==> flow/design.v (excerpt) <==
module Attention_top #(
    parameter INPUT_WIDTH = 8,
    parameter NUM_CODE_WIDTH = 5,
    parameter MATRIX_SIZE = 3,
    parameter ADDR_WIDTH = $clog2(MATRIX_SIZE**2<<2),
    parameter OUTPUT_WIDTH = $clog2(MATRIX_SIZE*(2**INPUT_WIDTH))-1
)(
    input clk,
    input reset_n,
    input start,
    input softmax_req,DATA_write_EN,
    input  [INPUT_WIDTH*MATRIX_SIZE-1:0] Q_INPUT,
    input [INPUT_WIDTH*MATRIX_SIZE-1:0] MATRIX_INPUT,
    output reg [MATRIX_SIZE*OUTPUT_WIDTH-1:0] Output_RESULT,
    input output_req
);
For scale: roughly 6,500 cells after synthesis, about 1,200 flip-flops, roughly 81 I/O pins, roughly 58,000 um^2 of cells after synthesis.
Settings: LEC_CHECK=0, ABC_AREA=1, CAP_MARGIN=15, CELL_PAD_IN_SITES_DETAIL_PLACEMENT=0, CELL_PAD_IN_SITES_GLOBAL_PLACEMENT=0, CORE_MARGIN=2, CORE_UTILIZATION=71, CTS_CLUSTER_SIZE=14, HOLD_SLACK_MARGIN=0.28, MIN_ROUTING_LAYER=met1, PLACE_DENSITY_LB_ADDON=0.13, SETUP_SLACK_MARGIN=-0.32, SLEW_MARGIN=20, TNS_END_PERCENT=5; clock period 4.55 ns.
run.sh (not shown) runs the stock make flow with config.mk's settings and CLKGATE_MAP_FILE=.
Rerun with:
==> flow/config.mk (replaced) <==
export PLATFORM = sky130hd
export DESIGN_NAME = Attention_top
export DESIGN_NICKNAME = Attention_top
export VERILOG_FILES = /design/flow/design.v
export SDC_FILE = /design/flow/constraint.sdc
export NUM_CORES = 4
export LEC_CHECK = 0
export CAP_MARGIN = 20
export CORE_MARGIN = 2
export CORE_UTILIZATION = 40
export SLEW_MARGIN = 20
==> flow/constraint.sdc (replaced) <==
create_clock -name core_clock -period 7.29 [get_ports {clk}]
set_input_delay 1.4580 -clock core_clock [delete_from_list [all_inputs] [get_ports {clk}]]
set_output_delay 1.4580 -clock core_clock [all_outputs]
set_load 0.01 [all_outputs]
The changed run completed with no timing, DRC or antenna violations.
Wire length went down by about 11%.
Global-route usage is lower by 18 points.
Flip-flop count stays the same.
Cell area grows by about 2%.
Utilization goes down by 33 points.


## job 3797
Attention_top again, from the RTL that the note above started with.
make LEC_CHECK=0 ABC_AREA=1 CAP_MARGIN=15 CELL_PAD_IN_SITES_DETAIL_PLACEMENT=1 CELL_PAD_IN_SITES_GLOBAL_PLACEMENT=3 CORE_MARGIN=2 CORE_UTILIZATION=49 CTS_CLUSTER_SIZE=69 HOLD_SLACK_MARGIN=0.11 MAX_ROUTING_LAYER=met4 MIN_ROUTING_LAYER=met1 PLACE_DENSITY=0.68 SETUP_SLACK_MARGIN=1.32 SLEW_MARGIN=30 TNS_END_PERCENT=5 finish   # period 4.53 ns
Job 3797 | ERROR | 3_1_place_gp_skip_io
Input-level comparison between job 4090 and job 3797:
# job 3797
export LEC_CHECK = 0
export ABC_AREA = 1
export CAP_MARGIN = 15
export CELL_PAD_IN_SITES_DETAIL_PLACEMENT = 1
export CELL_PAD_IN_SITES_GLOBAL_PLACEMENT = 3
export CORE_MARGIN = 2
export CORE_UTILIZATION = 49
export CTS_CLUSTER_SIZE = 69
export HOLD_SLACK_MARGIN = 0.11
export MAX_ROUTING_LAYER = met4
export MIN_ROUTING_LAYER = met1
export PLACE_DENSITY = 0.68
export SETUP_SLACK_MARGIN = 1.32
export SLEW_MARGIN = 30
export TNS_END_PERCENT = 5
create_clock -name core_clock -period 4.53 [get_ports {clk}]
# job 4090
export LEC_CHECK = 0
export ABC_AREA = 1
export CAP_MARGIN = 20
export CORE_MARGIN = 2
export CORE_UTILIZATION = 62
export SLEW_MARGIN = 20
create_clock -name core_clock -period 2.53 [get_ports {clk}]
[summary]
Job 3797: it failed during 3_1_place_gp_skip_io, and the tool reported GPL-0301.
The layout from job 4090, despite a flow that completed every stage, fails the layout checks, with the failing checks listed as negative setup slack.
From job 3797 to job 4090, number of register bits inferred by synthesis did not move at all.
As far as synthesized-area fraction occupied by ao, oa, aoi and oai cells goes, job 4090 and job 3797 are indistinguishable; the numbers are identical.
Overall die width, job 3797 and job 4090: larger value in job 3797
Across both runs, site row count was lower for job 4090 than for job 3797.
From job 3797 to job 4090, number of synthesized flops with an enable pin did not move at all.
Re netlist area before placement: no difference whatsoever between job 3797 and job 4090.
Taking job 3797 as the reference, in job 4090 area of the core region -25,000 um^2, starting utilization of the core area has increased.
Post-synthesis instance total: job 3797 vs job 4090 identical
Floorplan die area, job 4090 vs job 3797: down by more than 10%
[job 4090] chip height fell 38 um relative to job 3797
> inputs changed (job 4090 -> job 2541)
# job 4090
export LEC_CHECK = 0
export ABC_AREA = 1
export CAP_MARGIN = 20
export CORE_MARGIN = 2
export CORE_UTILIZATION = 62
export SLEW_MARGIN = 20
create_clock -name core_clock -period 2.53 [get_ports {clk}]
# job 2541
export LEC_CHECK = 0
export CAP_MARGIN = 20
export CORE_MARGIN = 2
export CORE_UTILIZATION = 72
export CTS_CLUSTER_DIAMETER = 381
export SETUP_SLACK_MARGIN = -0.21
export SLEW_MARGIN = 20
create_clock -name core_clock -period 2.73 [get_ports {clk}]
==> comparison <==
Finished, but not clean: job 2541, with negative setup slack. Job 2541 vs job 4090: number of logic gates down. Re flop count: no difference whatsoever between job 2541 and job 4090. The standard cell with the maximum stage delay on the critical path comes out sky130_fd_sc_hd__a21oi_2 in one run and sky130_fd_sc_hd__dfrtp_2 in the other, namely in job 2541 and job 4090 respectively. The routed wire length per instance in job 2541 was higher than what job 4090 gave. In job 2541, the number of filler instances in the final layout came out about 50% below the value in job 4090. Changes observed in job 2541 relative to job 4090: number of rows in the core area dropped 8; first-pass detailed-route iteration total now larger.
> inputs changed (job 2541 -> job 2601)
# job 2541
export LEC_CHECK = 0
export CAP_MARGIN = 20
export CORE_MARGIN = 2
export CORE_UTILIZATION = 72
export CTS_CLUSTER_DIAMETER = 381
export SETUP_SLACK_MARGIN = -0.21
export SLEW_MARGIN = 20
create_clock -name core_clock -period 2.73 [get_ports {clk}]
# job 2601
export LEC_CHECK = 0
export CAP_MARGIN = 20
export CORE_MARGIN = 2
export CORE_UTILIZATION = 65
export SETUP_SLACK_MARGIN = 0.87
export SLEW_MARGIN = 20
create_clock -name core_clock -period 3.43 [get_ports {clk}]
==> comparison <==
Job 2601: all stages complete, timing, DRC and antenna checks passed. Diff job 2541 -> job 2601 | timing-limited maximum frequency | up by more than 10%. Going from job 2541 to job 2601, wire length of the first global-routing pass went down by 17%, total placed instance area down about 5%. Job 2601: final cell utilization of the core lower than job 2541. Changes observed in job 2601 relative to job 2541: area growth from synthesis to layout up 1.2 points, count of final max-slew check failures ~0 delta, register clock-pin slew on the reported worst setup and hold paths has remained practically unchanged, count of final setup violators went down 260.


Starting RTL as in the previous note.
==> flow/config.mk <==
export PLATFORM = sky130hd
export DESIGN_NAME = Attention_top
export DESIGN_NICKNAME = Attention_top
export VERILOG_FILES = /design/flow/design.v
export SDC_FILE = /design/flow/constraint.sdc
export NUM_CORES = 4
export LEC_CHECK = 0
export ABC_AREA = 1
export CAP_MARGIN = 20
export CELL_PAD_IN_SITES_DETAIL_PLACEMENT = 2
export CELL_PAD_IN_SITES_GLOBAL_PLACEMENT = 2
export CORE_ASPECT_RATIO = 0.91
export CORE_MARGIN = 6
export CORE_UTILIZATION = 40
export CTS_CLUSTER_DIAMETER = 110
export MAX_ROUTING_LAYER = met4
export MIN_ROUTING_LAYER = met1
export SETUP_SLACK_MARGIN = -0.11
export SLEW_MARGIN = 40
export TNS_END_PERCENT = 10
==> flow/constraint.sdc <==
create_clock -name core_clock -period 2.81 [get_ports {clk}]
set_input_delay 0.5620 -clock core_clock [delete_from_list [all_inputs] [get_ports {clk}]]
set_output_delay 0.5620 -clock core_clock [all_outputs]
set_load 0.01 [all_outputs]
The first run finished with setup timing left.
Then changed:
Settings changed: ABC_AREA 1 to not set, CELL_PAD_IN_SITES_DETAIL_PLACEMENT 2 to not set, CELL_PAD_IN_SITES_GLOBAL_PLACEMENT 2 to not set, CORE_ASPECT_RATIO 0.91 to not set, CORE_MARGIN 6 to 2, CTS_CLUSTER_DIAMETER 110 to not set, MAX_ROUTING_LAYER met4 to not set, MIN_ROUTING_LAYER met1 to not set, SETUP_SLACK_MARGIN -0.11 to not set, SLEW_MARGIN 40 to 20, TNS_END_PERCENT 10 to not set.
Clock period 2.81 ns to 4.14 ns, I/O delays scaled along.
=> Now the flow produced a clean layout; maximum frequency came out lower by 20%; routed wire length came out lower by 33%; clock-buffer cell count decreases by 18; hold slack is worse by 0.30 ns; synthesized area barely changes; core utilization goes down by 3.6 points.
Then changed:
Settings changed: ABC_AREA set to 1, CORE_UTILIZATION 40 to 67, CTS_CLUSTER_SIZE set to 77.
Clock period 4.14 ns to 2.09 ns, I/O delays scaled along.
Effect:
- With this change the flow did not get past global routing (GRT-0232)
- die area drops by 40%
- area after synthesis hardly moves
- synthesized cell count is higher by 24%
Then changed:
Settings changed: CORE_UTILIZATION 67 to 72, CTS_CLUSTER_DIAMETER set to 230, CTS_CLUSTER_SIZE 77 to 37, HOLD_SLACK_MARGIN set to 0.29, PLACE_DENSITY set to 0.37, SETUP_SLACK_MARGIN set to 0.59.
Outcome:
- The new run failed in global routing
- die size falls by a few percent
- synthesized cell count does not change
- area after synthesis is unchanged
Then changed:
Settings changed: ABC_AREA 1 to not set, CTS_CLUSTER_DIAMETER 230 to not set, CTS_CLUSTER_SIZE 37 to 21, HOLD_SLACK_MARGIN 0.29 to not set, PLACE_DENSITY 0.37 to not set, SETUP_SLACK_MARGIN 0.59 to 0.38.
Clock period 2.09 ns to 3.43 ns, I/O delays scaled along.
Result: This time the run completed with no timing, DRC or antenna violations. Die size is about the same. Synthesized cell count goes down by about a fifth. Synthesized area stays flat.


Setup of run 1:
Starting RTL as in the previous note.
==> flow/config.mk <==
export PLATFORM = sky130hd
export DESIGN_NAME = Attention_top
export DESIGN_NICKNAME = Attention_top
export VERILOG_FILES = /design/flow/design.v
export SDC_FILE = /design/flow/constraint.sdc
export NUM_CORES = 4
export LEC_CHECK = 0
export ABC_AREA = 1
export CAP_MARGIN = 0
export CORE_ASPECT_RATIO = 0.5
export CORE_MARGIN = 2
export CORE_UTILIZATION = 72
export CTS_CLUSTER_DIAMETER = 375
export CTS_CLUSTER_SIZE = 96
export SETUP_SLACK_MARGIN = 0.51
export SLEW_MARGIN = 20
export TNS_END_PERCENT = 10
==> flow/constraint.sdc <==
create_clock -name core_clock -period 2.3 [get_ports {clk}]
set_input_delay 0.4600 -clock core_clock [delete_from_list [all_inputs] [get_ports {clk}]]
set_output_delay 0.4600 -clock core_clock [all_outputs]
set_load 0.01 [all_outputs]
Run 1 did not run to completion, as it errored out during global routing (5_1_grt).
Input changes introduced in run 2 (baseline for comparison: run 1):
- ABC_AREA removed (was 1)
- CAP_MARGIN changed from 0 to 20
- SETUP_SLACK_MARGIN removed (was 0.51)
- TNS_END_PERCENT removed (was 10)
- CORE_UTILIZATION changed from 72 to 52
- CTS_CLUSTER_DIAMETER removed (was 375)
- CTS_CLUSTER_SIZE removed (was 96)
- CORE_ASPECT_RATIO removed (was 0.5)
- the clock period (ns, I/O delays scaled along) changed from 2.3 to 2.53
### Flow results
FAIL for each of run 2 and run 1. [run 2] flow finished | final checks: failed | reasons: negative setup slack. Run 1 failed in global routing (5_1_grt) with ODB-0269. Relative to run 1, the xor-xnor portion of the synthesized cell area of run 2 is higher by 1.8 points. Run 1 → run 2: cell total in the yosys stat output shows a reduction of about 20%, final estimated routing congestion in global placement shows a reduction of 0.15, fraction of the mapped netlist area in compound gates shows an increase of 2.3 points, number of buffers inserted to repair setup after CTS shows a reduction of 23%. As far as share of synthesized registers carrying an async set or reset goes, run 2 and run 1 are indistinguishable; the numbers are identical. Core utilization before placement is lower on run 2. Run 2 against run 1: floorplan die area higher, synthesized-area fraction occupied by adder cells roughly the same. Against run 1, placement-stage worst setup slack in run 2 came out better. In run 2, the simple-gate share of the synthesized area came out 5.8 points below the value in run 1.
Here is what was changed in the inputs of run 3 compared with run 2.
- an added CORE_ASPECT_RATIO of 0.5
- an added CTS_CLUSTER_SIZE of 98
- an added CTS_CLUSTER_DIAMETER of 397
- a change of CORE_UTILIZATION from 52 to 72
- an added ABC_AREA of 1
- an added SETUP_SLACK_MARGIN of 0.55
- an added PLACE_DENSITY of 0.4
Results
What ended run 3 was a tool error in global routing (5_1_grt); the run never finished.
AND-OR/OR-AND gates as the main combinational cell family by area after synthesis was reported by run 2, and simple AND/OR/NAND/NOR gates by run 3.
Initial cell density of the core ends up lower on run 2.
Count of H-tree levels built during CTS: run 3 lower than run 2
The final weighted congestion of routability-driven global placement of run 3 is higher than that of run 2.
Run 3: synthesized cell count 1249 above run 2
Edits applied to the flow inputs when going from run 3 to run 4:
- CTS_CLUSTER_DIAMETER: 397 -> unset
- ABC_AREA: 1 -> unset
- PLACE_DENSITY: 0.4 -> unset
- SETUP_SLACK_MARGIN: 0.55 -> unset
- CTS_CLUSTER_SIZE: 98 -> unset
- CORE_ASPECT_RATIO: 0.5 -> unset
- CORE_UTILIZATION: 72 -> 37
- the clock period (ns, I/O delays scaled along): 2.53 -> 4.14
### Flow results
- Run 4 — die size 92% higher, run 3 as reference
- Summary — average cell area after synthesis, run 4 relative to run 3: higher, by 24%.
- Run 4 went all the way through synthesis, placement and routing and the layout is clean on timing, DRC and antenna.
- Looking at run 3 and run 4, the synthesis area per yosys is a wash.
- The post-synthesis simple-gate area fraction in run 4 sits 5.8 points below the value recorded for run 3.
- Distinct cell type count of the synthesized netlist of run 4 exceeds that of run 3 by more than a quarter.
- Run 4 ends up with higher floorplan row count than run 3 does.
